==> job 9827 <==
==> flow/design.v <==
module register_param #(
    parameter BIT_LENGTH = 2048
) (
    input clk, rst,
    input load,
    input [BIT_LENGTH - 1 : 0] parIn,
    output reg [BIT_LENGTH - 1 : 0] parOut
);
    always@(posedge clk, posedge rst) begin
        if (rst == 1)
            parOut <= 0;
        else begin
            if (load == 1)
                parOut <= parIn;
        end
    end
endmodule
module adder #(
    parameter BIT_LENGTH = 32
) (
    input signed [BIT_LENGTH - 1 : 0] in1, in2,
    input mode,  
    output signed [BIT_LENGTH - 1 : 0] out
);
    assign out = (mode == 1) ? (in1 + in2) : (in1 - in2);
endmodule
module upCounterRE #(
    parameter BIT_LENGTH = 16
) (
    input clk, rst,
    input init_cnt, en_cnt,
    output reg [BIT_LENGTH - 1 : 0] count
);
    always @(posedge clk, posedge rst) begin
        if (rst == 1)
            count <= 0;
        else begin
            if (init_cnt == 1)
                count <= 0;
            else if (en_cnt == 1)
                count <= count + 1;
        end
    end
endmodule
module cordic_linear_DP #(
    parameter FLOAT_SIZE = 24,
    parameter INT_SIZE = 8
) (
    input clk, rst,
    input signed [INT_SIZE + FLOAT_SIZE - 1:0] x, y, z,
    input mode,
    input loadX, loadY, loadZ,loadMode,
    input sel_input, adder_mode,
    input init_cnt, en_cnt,
    output signed [INT_SIZE + FLOAT_SIZE - 1:0] x_out, y_out, z_out,
    output co, phi
);
    wire signed [INT_SIZE + FLOAT_SIZE - 1:0] y_in, z_in;
    wire signed [INT_SIZE + FLOAT_SIZE - 1:0] out_adder_y, out_adder_z;
    assign y_in = (sel_input == 1) ? y : out_adder_y; 
    assign z_in = (sel_input == 1) ? z : out_adder_z; 
    register_param #(.BIT_LENGTH(INT_SIZE + FLOAT_SIZE)) X_Reg(
        .clk(clk),
        .rst(rst),
        .load(loadX),
        .parIn(x),
        .parOut(x_out)
    );
    register_param #(.BIT_LENGTH(INT_SIZE + FLOAT_SIZE)) Y_Reg(
        .clk(clk),
        .rst(rst),
        .load(loadY),
        .parIn(y_in),
        .parOut(y_out)
    );
    register_param #(.BIT_LENGTH(INT_SIZE + FLOAT_SIZE)) Z_Reg(
        .clk(clk),
        .rst(rst),
        .load(loadZ),
        .parIn(z_in),
        .parOut(z_out)
    );
    wire mode_val;
    register_param #(.BIT_LENGTH(1)) M_Reg(
        .clk(clk),
        .rst(rst),
        .load(loadMode),
        .parIn(mode),
        .parOut(mode_val)
    );
    wire [$clog2(FLOAT_SIZE) : 0] iter;
    upCounterRE #(.BIT_LENGTH($clog2(FLOAT_SIZE) + 1)) Iter_Count(
        .clk(clk),
        .rst(rst),
        .init_cnt(init_cnt),
        .en_cnt(en_cnt),
        .count(iter)
    );
    assign co = (iter == (FLOAT_SIZE)) ? 1'b1 : 1'b0;
    wire signed [INT_SIZE + FLOAT_SIZE - 1:0] x_shift, one, one_shift;
    assign x_shift = x >>> iter;
    assign one = { {(INT_SIZE-1){1'b0}}, 1'b1, {(FLOAT_SIZE){1'b0}} }; 
    assign one_shift = one >>> iter;
    adder #(.BIT_LENGTH(INT_SIZE + FLOAT_SIZE)) Y_Adder(
        .in1(y_out),
        .in2(x_shift),
        .mode(adder_mode),
        .out(out_adder_y)
    );
    adder #(.BIT_LENGTH(INT_SIZE + FLOAT_SIZE)) Z_Adder(
        .in1(z_out),
        .in2(one_shift),
        .mode(~adder_mode),
        .out(out_adder_z)
    );
    wire phi_rotate, phi_vector; 
    assign phi_rotate = (z_out[INT_SIZE + FLOAT_SIZE - 1] == 1) ? 1'b0 : 1'b1;
    assign phi_vector = (y_out[INT_SIZE + FLOAT_SIZE - 1] == 1) ? 1'b1 : 1'b0;
    assign phi = (mode_val == 1) ? phi_vector : phi_rotate;
endmodule
module cordic_linear_CU (
    input clk, rst,
    input start,
    input co, phi,
    output reg loadX, loadY, loadZ,loadMode,
    output reg sel_input, adder_mode,
    output reg init_cnt, en_cnt,
    output reg done
);
    parameter [1:0] IDLE = 0, INIT = 1, CALC = 2, DONE = 3;
    reg [1:0] ps, ns;
    always @(ps, start, co) begin
        case (ps)
            IDLE: ns = (start == 1) ? INIT : IDLE;
            INIT: ns = (start == 1 ) ? INIT : CALC;
            CALC: ns = (co == 1) ? DONE : CALC;
            DONE: ns = IDLE;
            default: ns = IDLE;
        endcase
    end
    always @(ps, phi) begin
        loadX = 0;
        loadY = 0;
        loadZ = 0;
        loadMode = 0;
        sel_input = 0;
        adder_mode = 0;
        init_cnt = 0;
        en_cnt = 0;
        done = 0;
        case (ps)
            IDLE: ;
            INIT: begin
                init_cnt = 1;
                loadX = 1;
                loadY = 1;
                loadZ = 1;
                loadMode = 1;
                sel_input = 1;
            end
            CALC: begin
                adder_mode = phi;
                en_cnt = 1;
                sel_input = 0;
                loadY = 1;
                loadZ = 1;
            end 
            DONE: done = 1;
            default: ;
        endcase
    end
    always @(posedge clk or posedge rst) begin
        if (rst == 1)
            ps <= IDLE;
        else 
            ps <= ns;
    end
endmodule
module cordic_linear #(
    parameter FLOAT_SIZE = 24,
    parameter INT_SIZE = 8
) (
    input clk, rst,
    input start,
    input signed [INT_SIZE + FLOAT_SIZE - 1:0] x, y, z,
    input mode,
    output signed [INT_SIZE + FLOAT_SIZE - 1:0] x_out, y_out, z_out,
    output done
);
    wire loadX, loadY, loadZ, loadMode;
    wire sel_input, adder_mode;
    wire init_cnt, en_cnt;
    wire co, phi;
    cordic_linear_DP #(.FLOAT_SIZE(FLOAT_SIZE), .INT_SIZE(INT_SIZE)) DP (
        .clk(clk),
        .rst(rst),
        .x(x),
        .y(y),
        .z(z),
        .mode(mode),
        .loadX(loadX),
        .loadY(loadY),
        .loadZ(loadZ),
        .loadMode(loadMode),
        .sel_input(sel_input),
        .adder_mode(adder_mode),
        .init_cnt(init_cnt),
        .en_cnt(en_cnt),
        .x_out(x_out),
        .y_out(y_out),
        .z_out(z_out),
        .co(co),
        .phi(phi)
    );
    cordic_linear_CU CU (
        .clk(clk),
        .rst(rst),
        .start(start),
        .co(co),
        .phi(phi),
        .loadX(loadX),
        .loadY(loadY),
        .loadZ(loadZ),
        .loadMode(loadMode),
        .sel_input(sel_input),
        .adder_mode(adder_mode),
        .init_cnt(init_cnt),
        .en_cnt(en_cnt),
        .done(done)
    );
endmodule
module reciprocal_float_DP (
    input clk, rst,
    input [31:0] x,
    input loadE, loadM, loadS,
    input selE, start_cordic,
    output [31:0] out,
    output done_cordic, zero_flag
);
    wire [7:0] E_val, E_in;
    wire [7:0] out_sub, E_reg_in;
    assign E_in = x[30:23];
    register_param #(.BIT_LENGTH(8)) E_Reg(
        .clk(clk),
        .rst(rst),
        .load(loadE),
        .parIn(E_reg_in),
        .parOut(E_val)
    );
    wire [22:0] M_val, M_in;
    assign M_in = x[22:0];
    register_param #(.BIT_LENGTH(23)) M_Reg(
        .clk(clk),
        .rst(rst),
        .load(loadM),
        .parIn(M_in),
        .parOut(M_val)
    );
    wire S_val, S_in;
    assign S_in = x[31];
    register_param #(.BIT_LENGTH(1)) S_Reg(
        .clk(clk),
        .rst(rst),
        .load(loadS),
        .parIn(S_in),
        .parOut(S_val)
    );
    assign E_reg_in = (selE == 1) ? E_in : out_sub;
    wire frac_zero;
    assign frac_zero = ~(|M_val);
    wire cin;
    assign cin = (frac_zero == 1) ? 1'b1 : 1'b0;
    assign out_sub = $unsigned(8'd253) - $unsigned(E_val) + cin;
    localparam FLOAT_SIZE = 24;
    localparam INT_SIZE = 2;
    wire signed [INT_SIZE + FLOAT_SIZE - 1:0] x_in, z, y;
    assign y = { {(INT_SIZE-1){1'b0}}, 1'b1, {(FLOAT_SIZE){1'b0}} };  
    assign z = {(INT_SIZE + FLOAT_SIZE){1'b0}};  
    assign x_in = { 2'b01, M_val, 1'b0};
    wire mode;
    assign mode = 1'b1;  
    wire signed [INT_SIZE + FLOAT_SIZE - 1:0] x_out, y_out, z_out;
    cordic_linear #(.FLOAT_SIZE(FLOAT_SIZE), .INT_SIZE(INT_SIZE)) Cordic_core(
        .clk(clk),
        .rst(rst),
        .start(start_cordic),
        .x(x_in),
        .y(y),
        .z(z),
        .mode(mode),
        .x_out(x_out),
        .y_out(y_out),
        .z_out(z_out),
        .done(done_cordic)
    );
    assign out = {S_val, E_val, z_out[22:0] };
    wire exp_zero;
    assign exp_zero = ~(|E_val);
    assign zero_flag = exp_zero && frac_zero;
endmodule
module reciprocal_float_CU (
    input clk, rst,
    input start,
    input done_cordic, zero_input,
    output reg loadE, loadM, loadS,
    output reg selE, start_cordic,
    output reg done, zero_flag
);
    parameter [2:0] IDLE = 0, INIT = 1, EXP = 2, CALC = 3, ZERO = 4;
    reg [2:0] ps, ns;
    always @(ps, start, zero_input, done_cordic) begin
        case (ps)
            IDLE: ns = (start == 1) ? INIT : IDLE;
            INIT: ns = (start == 1) ? INIT : EXP;
            EXP: ns = (zero_input == 1) ? ZERO : CALC;
            CALC: ns = (done_cordic == 1) ? IDLE : CALC;
            ZERO: ns = IDLE; 
            default: ns = IDLE;
        endcase
    end
    always @(ps, done_cordic, zero_input) begin
        loadE = 0;
        loadM = 0;
        loadS = 0;
        selE = 0;
        start_cordic = 0;
        done = 0;
        zero_flag = 0;
        case (ps)
            IDLE: ;
            INIT: begin
                selE = 1;
                loadE = 1;
                loadM = 1;
                loadS = 1;
            end 
            EXP: begin
                loadE = 1;
                start_cordic = ~zero_input;  
            end
            CALC: done = done_cordic;
            ZERO: begin
                done = 1;
                zero_flag = 1;
            end
            default: ;
        endcase
    end
    always @(posedge clk or posedge rst) begin
        if (rst == 1)
            ps <= IDLE;
        else 
            ps <= ns;
    end
endmodule
module reciprocal_float(
    input clk, rst,
    input start,
    input [31:0] x,
    output [31:0] out,
    output done, zero_flag
);
    wire loadE, loadM, loadS;
    wire selE, start_cordic;
    wire done_cordic, zero_input;
    reciprocal_float_DP DP (
        .clk(clk),
        .rst(rst),
        .x(x),
        .loadE(loadE),
        .loadM(loadM),
        .loadS(loadS),
        .selE(selE),
        .start_cordic(start_cordic),
        .out(out),
        .done_cordic(done_cordic),
        .zero_flag(zero_input)
    );
    reciprocal_float_CU CU (
        .clk(clk),
        .rst(rst),
        .start(start),
        .done_cordic(done_cordic),
        .zero_input(zero_input),
        .loadE(loadE),
        .loadM(loadM),
        .loadS(loadS),
        .selE(selE),
        .start_cordic(start_cordic),
        .done(done),
        .zero_flag(zero_flag)
    );
endmodule
==> flow/run.sh <==
#!/bin/bash
# the make line also repeats each setting of config.mk as NAME=value (left out here)
make -C /OpenROAD-flow-scripts/flow DESIGN_CONFIG=/design/flow/config.mk WORK_HOME=/design/flow/orfs CLKGATE_MAP_FILE= finish
==> flow/config.mk <==
export PLATFORM = sky130hd
export DESIGN_NAME = reciprocal_float
export DESIGN_NICKNAME = reciprocal_float
export VERILOG_FILES = /design/flow/design.v
export SDC_FILE = /design/flow/constraint.sdc
export NUM_CORES = 4
export LEC_CHECK = 0
export ABC_AREA = 1
export CAP_MARGIN = 20
export CORE_ASPECT_RATIO = 1.45
export CORE_MARGIN = 2
export CORE_UTILIZATION = 72
export CTS_CLUSTER_DIAMETER = 363
export CTS_CLUSTER_SIZE = 10
export PLACE_DENSITY = 0.42
export SETUP_SLACK_MARGIN = 0.58
export SLEW_MARGIN = 35
==> flow/constraint.sdc <==
create_clock -name core_clock -period 1.96 [get_ports {clk}]
set_input_delay 0.3920 -clock core_clock [delete_from_list [all_inputs] [get_ports {clk}]]
set_output_delay 0.3920 -clock core_clock [all_outputs]
set_load 0.01 [all_outputs]
==> job 4365: changes against job 9827 <==
==> flow/config.mk (replaced) <==
export PLATFORM = sky130hd
export DESIGN_NAME = reciprocal_float
export DESIGN_NICKNAME = reciprocal_float
export VERILOG_FILES = /design/flow/design.v
export SDC_FILE = /design/flow/constraint.sdc
export NUM_CORES = 4
export LEC_CHECK = 0
export CAP_MARGIN = 20
export CORE_MARGIN = 2
export CORE_UTILIZATION = 44
export SLEW_MARGIN = 20
==> flow/constraint.sdc (replaced) <==
create_clock -name core_clock -period 6.16 [get_ports {clk}]
set_input_delay 1.2320 -clock core_clock [delete_from_list [all_inputs] [get_ports {clk}]]
set_output_delay 1.2320 -clock core_clock [all_outputs]
set_load 0.01 [all_outputs]
==> job 8302: changes against job 9827 <==
--- a/flow/config.mk
+++ b/flow/config.mk
@@ -9,9 +9,8 @@
 export CAP_MARGIN = 20
-export CORE_ASPECT_RATIO = 1.45
+export CORE_ASPECT_RATIO = 1.38
 export CORE_MARGIN = 2
 export CORE_UTILIZATION = 72
-export CTS_CLUSTER_DIAMETER = 363
-export CTS_CLUSTER_SIZE = 10
-export PLACE_DENSITY = 0.42
-export SETUP_SLACK_MARGIN = 0.58
-export SLEW_MARGIN = 35
+export CTS_CLUSTER_DIAMETER = 371
+export CTS_CLUSTER_SIZE = 100
+export SETUP_SLACK_MARGIN = -0.42
+export SLEW_MARGIN = 20
==> flow/constraint.sdc (replaced) <==
create_clock -name core_clock -period 4.17 [get_ports {clk}]
set_input_delay 0.8340 -clock core_clock [delete_from_list [all_inputs] [get_ports {clk}]]
set_output_delay 0.8340 -clock core_clock [all_outputs]
set_load 0.01 [all_outputs]
==> job 4078: changes against job 9827 <==
==> flow/config.mk (replaced) <==
export PLATFORM = sky130hd
export DESIGN_NAME = reciprocal_float
export DESIGN_NICKNAME = reciprocal_float
export VERILOG_FILES = /design/flow/design.v
export SDC_FILE = /design/flow/constraint.sdc
export NUM_CORES = 4
export LEC_CHECK = 0
export CAP_MARGIN = 20
export CORE_MARGIN = 2
export CORE_UTILIZATION = 39
export SLEW_MARGIN = 20
==> flow/constraint.sdc (replaced) <==
create_clock -name core_clock -period 11.9 [get_ports {clk}]
set_input_delay 2.3800 -clock core_clock [delete_from_list [all_inputs] [get_ports {clk}]]
set_output_delay 2.3800 -clock core_clock [all_outputs]
set_load 0.01 [all_outputs]
==> summary of the runs <==
Job 9827 died in detailed placement (3_5_place_dp), error DPL-0038. Job 4078 finished with timing, DRC and antenna clean. Job 8302 produced a layout that fails on negative setup slack. Job 4365 completed with no timing, DRC or antenna violations. Die size is about the same in job 8302 and job 9827. Sequential cell count is the same in job 4078 and job 8302. Total power: job 4078 < job 4365 < job 8302. In job 4365 the cell count is smaller than in job 8302, by about 18%. Routed wire length: job 8302 > job 4078 > job 4365. The highest sequential share of layout area belongs to job 4078, the lowest to job 8302.
==> figures <==
| item | job 9827 | job 4078 | job 4365 | job 8302 |
|---|---|---|---|---|
| Run status | stopped before the end | timing/DRC/antenna clean | timing/DRC/antenna clean | complete, but fails checks |
| Failing step | detailed placement (3_5_place_dp) | - | - | - |
| Violated checks | - | - | - | negative setup slack |
| Net total in the final layout | - | 1176 | 1190 | 1605 |
| Sum of internal, switching and leakage power | - | 859 uW | 1660 uW | 2800 uW |
| Tap cells | - | 319 | 270 | 153 |
| Die width | 99.0 um | 157 um | 148 um | 101 um |
| Global-route wire length before repair | - | 39.1 mm | 38.5 mm | 42.5 mm |
| Switch Pwr | - | 266 uW | 508 uW | 1030 uW |
| Die extent in y | 142 um | 157 um | 148 um | 138 um |
| Uppermost metal layer occupied by signal nets | - | met4 | met4 | met4 |
| Number of ordinary inverters in the final layout | - | 30 | 30 | 152 |
| Reg2Reg Launch Point | - | DP.Cordic_core.DP.Iter_Count.count[0]$_DFFE_PP0P_ | DP.Cordic_core.DP.Iter_Count.count[1]$_DFFE_PP0P_ | DP.Cordic_core.DP.Iter_Count.count[0]$_DFFE_PP0P_ |
| Number of maximum-capacitance constraint violations | - | 0 | 0 | 0 |
| Diodes inserted | - | 0 | 0 | 0 |
No activity file was given, so power comes from the tool's default toggle rates.
